// AMBA_AXI_ram
module AMBA_AXI_ram
#(
	parameter ID_WIDTH = 4,
	parameter ADDR_WIDTH = 8,
	parameter DATA_WIDTH = 16,
	parameter BRESP_WIDTH = 3,
	parameter WR_MEM_DELAY = 0,
	parameter RD_MEM_DELAY = 0
)
(
	clk,
	rst_n,
	s_axi_awvalid,
	s_axi_awready,
	s_axi_awid,
	s_axi_awaddr,
	s_axi_awlen,
	s_axi_awsize,
	s_axi_awburst, 							 
	s_axi_wvalid,
	s_axi_wready,
	s_axi_wdata,
	s_axi_wstrb, 
	s_axi_wlast,
	s_axi_bvalid,
	s_axi_bready,
	s_axi_bid,
	s_axi_bresp,
	s_axi_arvalid,
	s_axi_arready,
	s_axi_arid,
	s_axi_araddr,
	s_axi_arlen,
	s_axi_arsize,
	s_axi_arburst,
	s_axi_rvalid,
	s_axi_rready,
	s_axi_rid,
	s_axi_rdata,
	s_axi_rresp,
	s_axi_rlast
);
For scale: roughly 2100 flip-flops, roughly 110 I/O pins, ~0.095 sq mm of cells after synthesis.
export LEC_CHECK = 0
export ABC_AREA = 0
export CAP_MARGIN = 20
export CORE_MARGIN = 2
export CORE_UTILIZATION = 49
export GPL_ROUTABILITY_DRIVEN = 0
export GPL_TIMING_DRIVEN = 0
export PLACE_DENSITY_LB_ADDON = 0.15
export SLEW_MARGIN = 20
create_clock -name core_clock -period 5.5 [get_ports {clk}]
run.sh (not shown) runs the stock make flow with config.mk's settings and CLKGATE_MAP_FILE=.
The baseline ended with an error in 5_1_grt with GRT-0116.
Then changed:
ABC_AREA = not set   (was 0)
CORE_UTILIZATION = 66   (was 49)
GPL_ROUTABILITY_DRIVEN = not set   (was 0)
GPL_TIMING_DRIVEN = not set   (was 0)
PLACE_DENSITY = 0.36   (was not set)
PLACE_DENSITY_LB_ADDON = not set   (was 0.15)
TNS_END_PERCENT = 10   (was not set)
clock period = 2.2 ns   (was 5.5 ns; I/O delays follow)
The new run aborted during 5_1_grt.
Area after synthesis stays the same.
Die size decreases by 26%.
Synthesized cell count stays the same.
Then changed:
CORE_ASPECT_RATIO = 0.87   (was not set)
CORE_UTILIZATION = 58   (was 66)
CTS_CLUSTER_DIAMETER = 69   (was not set)
MAX_ROUTING_LAYER = met5   (was not set)
PLACE_DENSITY = not set   (was 0.36)
TNS_END_PERCENT = 15   (was 10)
clock period = 4.02 ns   (was 2.2 ns; I/O delays follow)
What happened:
- The changed run completed and failed the layout checks on setup timing
- die area rises by 14%
- synthesized area does not change
- synthesized cell count is unchanged
Then changed:
CORE_ASPECT_RATIO = not set   (was 0.87)
CORE_UTILIZATION = 66   (was 58)
CTS_CLUSTER_DIAMETER = not set   (was 69)
MAX_ROUTING_LAYER = not set   (was met5)
TNS_END_PERCENT = not set   (was 15)
clock period = 2.99 ns   (was 4.02 ns; I/O delays follow)
With this change the flow failed in 5_1_grt with GRT-0116. Synthesized cell count stays the same. Die area came out lower by about 12%. Synthesized area does not change.
Then changed:
CORE_UTILIZATION = 57   (was 66)
clock period = 2.52 ns   (was 2.99 ns; I/O delays follow)
With this change the flow finished but fails on setup timing.
Synthesized cell count does not change.
Area after synthesis is unchanged.
Die area came out higher by about a fifth.

AMBA_AXI_ram again, from the RTL that the note above started with.
clock: 2.89 ns
lec_check: 0
cap_margin: 20
core_margin: 2
core_utilization: 57
cts_cluster_size: 11
slew_margin: 20
tns_end_percent: 20
The starting point finished with negative setup slack left.
Edit:
Settings changed: CORE_UTILIZATION 57 to 65, CTS_CLUSTER_SIZE 11 to 57, HOLD_SLACK_MARGIN set to 0.3, SETUP_SLACK_MARGIN set to 0.97, TNS_END_PERCENT 20 to unset.
Clock period 2.89 ns to 3.8 ns, I/O delays scaled along.
After rerunning: With this change the flow ended with an error in global routing (5_1_grt). Die size drops by 12%. Synthesized area is unchanged. Synthesized cell count stays the same.
Edit:
Settings changed: CAP_MARGIN 20 to 10, CELL_PAD_IN_SITES_GLOBAL_PLACEMENT set to 2, CORE_ASPECT_RATIO set to 0.81, CORE_UTILIZATION 65 to 40, CTS_CLUSTER_SIZE 57 to unset, HOLD_SLACK_MARGIN 0.3 to unset, MAX_ROUTING_LAYER set to met4, SETUP_SLACK_MARGIN 0.97 to unset, TNS_END_PERCENT set to 40.
Clock period 3.8 ns to 6.16 ns, I/O delays scaled along.
The new run completed without violations. Synthesized area stays the same. Die area grows by 62%. Synthesized cell count does not change.
Edit:
Settings changed: CAP_MARGIN 10 to 20, CELL_PAD_IN_SITES_GLOBAL_PLACEMENT 2 to unset, CORE_ASPECT_RATIO 0.81 to unset, CORE_UTILIZATION 40 to 53, MAX_ROUTING_LAYER met4 to unset, PLACE_DENSITY_LB_ADDON set to 0.0, TNS_END_PERCENT 40 to 10.
Clock period 6.16 ns to 2.92 ns, I/O delays scaled along.
After rerunning: The changed run finished but failed the layout checks on negative setup slack. Via count increases by a little under a tenth. Synthesized cell count does not change. Clock-buffer cell count drops by 40. Worst setup slack got worse by 1600 ps. Register-to-register slack loses 1600 ps. Flip-flop count does not change.

R:
Starting RTL as in the previous note.
Settings: LEC_CHECK=0, CAP_MARGIN=20, CORE_MARGIN=2, CORE_UTILIZATION=47, SLEW_MARGIN=20; clock period 5.19 ns.
Here is what was changed in the inputs of S compared with R.
- an added ABC_AREA of 1
- an added PLACE_DENSITY of 0.36
- a change of CORE_UTILIZATION from 47 to 66
- an added CTS_CLUSTER_SIZE of 99
- an added TNS_END_PERCENT of 10
- a change of the clock period (ns, I/O delays scaled along) from 5.19 to 1.74
### Flow results
[compare] base=R new=S: critical path depth increased 9; count of non-CTS inverters in the layout increased 107; post-layout instance area increased 12000 um^2; cell depth of the worst flop-to-flop path increased 9. R vs S, critical path startpoint: s_axi_araddr_reg[2] vs s_axi_araddr_reg[4]. The area taken by flip-flops and latches of R and that of S are within noise of each other. The flow completed for S, but it is not clean: the layout still shows setup timing.

build 1:
AMBA_AXI_ram again, from the RTL that the note above started with.
## AMBA_AXI_ram
module AMBA_AXI_ram
#(
	parameter ID_WIDTH = 4,
	parameter ADDR_WIDTH = 8,
	parameter DATA_WIDTH = 16,
	parameter BRESP_WIDTH = 3,
	parameter WR_MEM_DELAY = 0,
	parameter RD_MEM_DELAY = 0
)
(
	clk,
	rst_n,
	s_axi_awvalid,
	s_axi_awready,
	s_axi_awid,
	s_axi_awaddr,
	s_axi_awlen,
	s_axi_awsize,
	s_axi_awburst, 							 
	s_axi_wvalid,
	s_axi_wready,
	s_axi_wdata,
	s_axi_wstrb, 
	s_axi_wlast,
	s_axi_bvalid,
	s_axi_bready,
	s_axi_bid,
	s_axi_bresp,
	s_axi_arvalid,
	s_axi_arready,
	s_axi_arid,
	s_axi_araddr,
	s_axi_arlen,
	s_axi_arsize,
	s_axi_arburst,
	s_axi_rvalid,
	s_axi_rready,
	s_axi_rid,
	s_axi_rdata,
	s_axi_rresp,
	s_axi_rlast
);
make LEC_CHECK=0 CAP_MARGIN=15 CELL_PAD_IN_SITES_GLOBAL_PLACEMENT=3 CORE_MARGIN=7 CORE_UTILIZATION=30 CTS_CLUSTER_DIAMETER=208 CTS_CLUSTER_SIZE=14 PLACE_DENSITY_LB_ADDON=0.19 SLEW_MARGIN=20 finish   # period 8.74 ns
--- input diff build 1..build 47 ---
==> flow/config.mk <==
export PLATFORM = sky130hd
export DESIGN_NAME = AMBA_AXI_ram
export DESIGN_NICKNAME = AMBA_AXI_ram
export VERILOG_FILES = /design/flow/design.v
export SDC_FILE = /design/flow/constraint.sdc
export NUM_CORES = 4
export LEC_CHECK = 0
export CAP_MARGIN = 20
export CORE_MARGIN = 2
export CORE_UTILIZATION = 65
export CTS_CLUSTER_SIZE = 57
export SETUP_SLACK_MARGIN = -0.35
export SLEW_MARGIN = 20
==> flow/constraint.sdc <==
create_clock -name core_clock -period 3.72 [get_ports {clk}]
set_input_delay 0.7440 -clock core_clock [delete_from_list [all_inputs] [get_ports {clk}]]
set_output_delay 0.7440 -clock core_clock [all_outputs]
set_load 0.01 [all_outputs]
Results
The flow completed for build 47, but it is not clean: the layout still shows setup timing.
Build 47 leaves less setup margin than build 1.
In the flow results for build 47 and build 1, the post-synthesis to final-layout area growth is smaller on build 1.
Against build 1, build 47 reports a portion of total power attributed to the clock network that is higher.
--- input diff build 47..build 57 ---
diff --git a/flow/config.mk b/flow/config.mk
--- a/flow/config.mk
+++ b/flow/config.mk
@@ -7,0 +8 @@
+export ABC_AREA = 1
@@ -8,0 +10 @@
+export CORE_ASPECT_RATIO = 0.87
@@ -10,3 +12,4 @@
-export CORE_UTILIZATION = 65
-export CTS_CLUSTER_SIZE = 57
-export SETUP_SLACK_MARGIN = -0.35
+export CORE_UTILIZATION = 70
+export CTS_CLUSTER_DIAMETER = 69
+export CTS_CLUSTER_SIZE = 20
+export MAX_ROUTING_LAYER = met5
@@ -13,0 +17 @@
+export TNS_END_PERCENT = 15
==> flow/constraint.sdc <==
create_clock -name core_clock -period 4.08 [get_ports {clk}]
set_input_delay 0.8160 -clock core_clock [delete_from_list [all_inputs] [get_ports {clk}]]
set_output_delay 0.8160 -clock core_clock [all_outputs]
set_load 0.01 [all_outputs]
[summary]
Out of build 47 and build 57, the only run to close with the timing, DRC and antenna checks passing was build 57.
STATUS run=build 47 STAGES=ALL_DONE FINAL_CHECKS=FAILED CAUSE=setup timing
From build 47 to build 57 the numbers moved as follows: first-iteration DRC count decreased 4,692; number of clock-tree buffers in the layout decreased 162; via count increased 701; number of flops mapped to enable cells by yosys essentially unchanged.
Setup WNS build 47 -> build 57: better
Summary of build 57 over build 47: number of nets still failing antenna checks after routing closely matched the old numbers; yosys synthesis chip area shows an increase of 790 um2.
> inputs changed (build 57 -> build 71)
diff --git a/flow/config.mk b/flow/config.mk
--- a/flow/config.mk
+++ b/flow/config.mk
@@ -8 +7,0 @@
-export ABC_AREA = 1
@@ -12,3 +11,4 @@
-export CORE_UTILIZATION = 70
-export CTS_CLUSTER_DIAMETER = 69
-export CTS_CLUSTER_SIZE = 20
+export CORE_UTILIZATION = 20
+export CTS_CLUSTER_DIAMETER = 176
+export CTS_CLUSTER_SIZE = 24
+export HOLD_SLACK_MARGIN = 0.22
@@ -15,0 +16 @@
+export PLACE_DENSITY_LB_ADDON = 0.23
==> flow/constraint.sdc <==
create_clock -name core_clock -period 7.78 [get_ports {clk}]
set_input_delay 1.5560 -clock core_clock [delete_from_list [all_inputs] [get_ports {clk}]]
set_output_delay 1.5560 -clock core_clock [all_outputs]
set_load 0.01 [all_outputs]
- Build 71 ends up with a clock power that is about 54% lower than in build 57.
- Build 57 → build 71: core utilization now sits lower, worst-case headroom to the max-slew limit went down.
- Diff build 57 -> build 71 | synthesized area | down slightly
- Against build 57, build 71 comes in 5.2 points higher on share of total power in combinational logic.
Here is what was changed in the inputs of build 27 compared with build 71.
==> flow/config.mk <==
export PLATFORM = sky130hd
export DESIGN_NAME = AMBA_AXI_ram
export DESIGN_NICKNAME = AMBA_AXI_ram
export VERILOG_FILES = /design/flow/design.v
export SDC_FILE = /design/flow/constraint.sdc
export NUM_CORES = 4
export LEC_CHECK = 0
export CAP_MARGIN = 20
export CORE_MARGIN = 2
export CORE_UTILIZATION = 65
export CTS_CLUSTER_SIZE = 57
export SETUP_SLACK_MARGIN = 1.41
export SLEW_MARGIN = 20
==> flow/constraint.sdc <==
create_clock -name core_clock -period 5.5 [get_ports {clk}]
set_input_delay 1.1000 -clock core_clock [delete_from_list [all_inputs] [get_ports {clk}]]
set_output_delay 1.1000 -clock core_clock [all_outputs]
set_load 0.01 [all_outputs]
Results
The buffering overhead of build 27 exceeds that of build 71 by 0.35 points.
On build 27: non-clock buffer count is 5.8% higher than what build 71 gave.
Against build 71 as the reference, build 27 delivers a higher power per cell area.
Worst-case headroom to the max-slew limit, build 71 and build 27: smaller value in build 27
On build 27: global-route usage is 41 points higher than what build 71 gave.
Looking at total power, build 27 sits about 60% above build 71.
Critical path depth was lower in build 71 than in build 27.
Placeable core region (build 27 over build 71): decrease, 0.33 mm2
Looking at clock power, build 27 sits 130% above build 71.
When the final numbers for build 71 and build 27 were put side by side, the fraction of area in registers turned out to be greater in build 27.
Power and IR drop assume default switching activity.
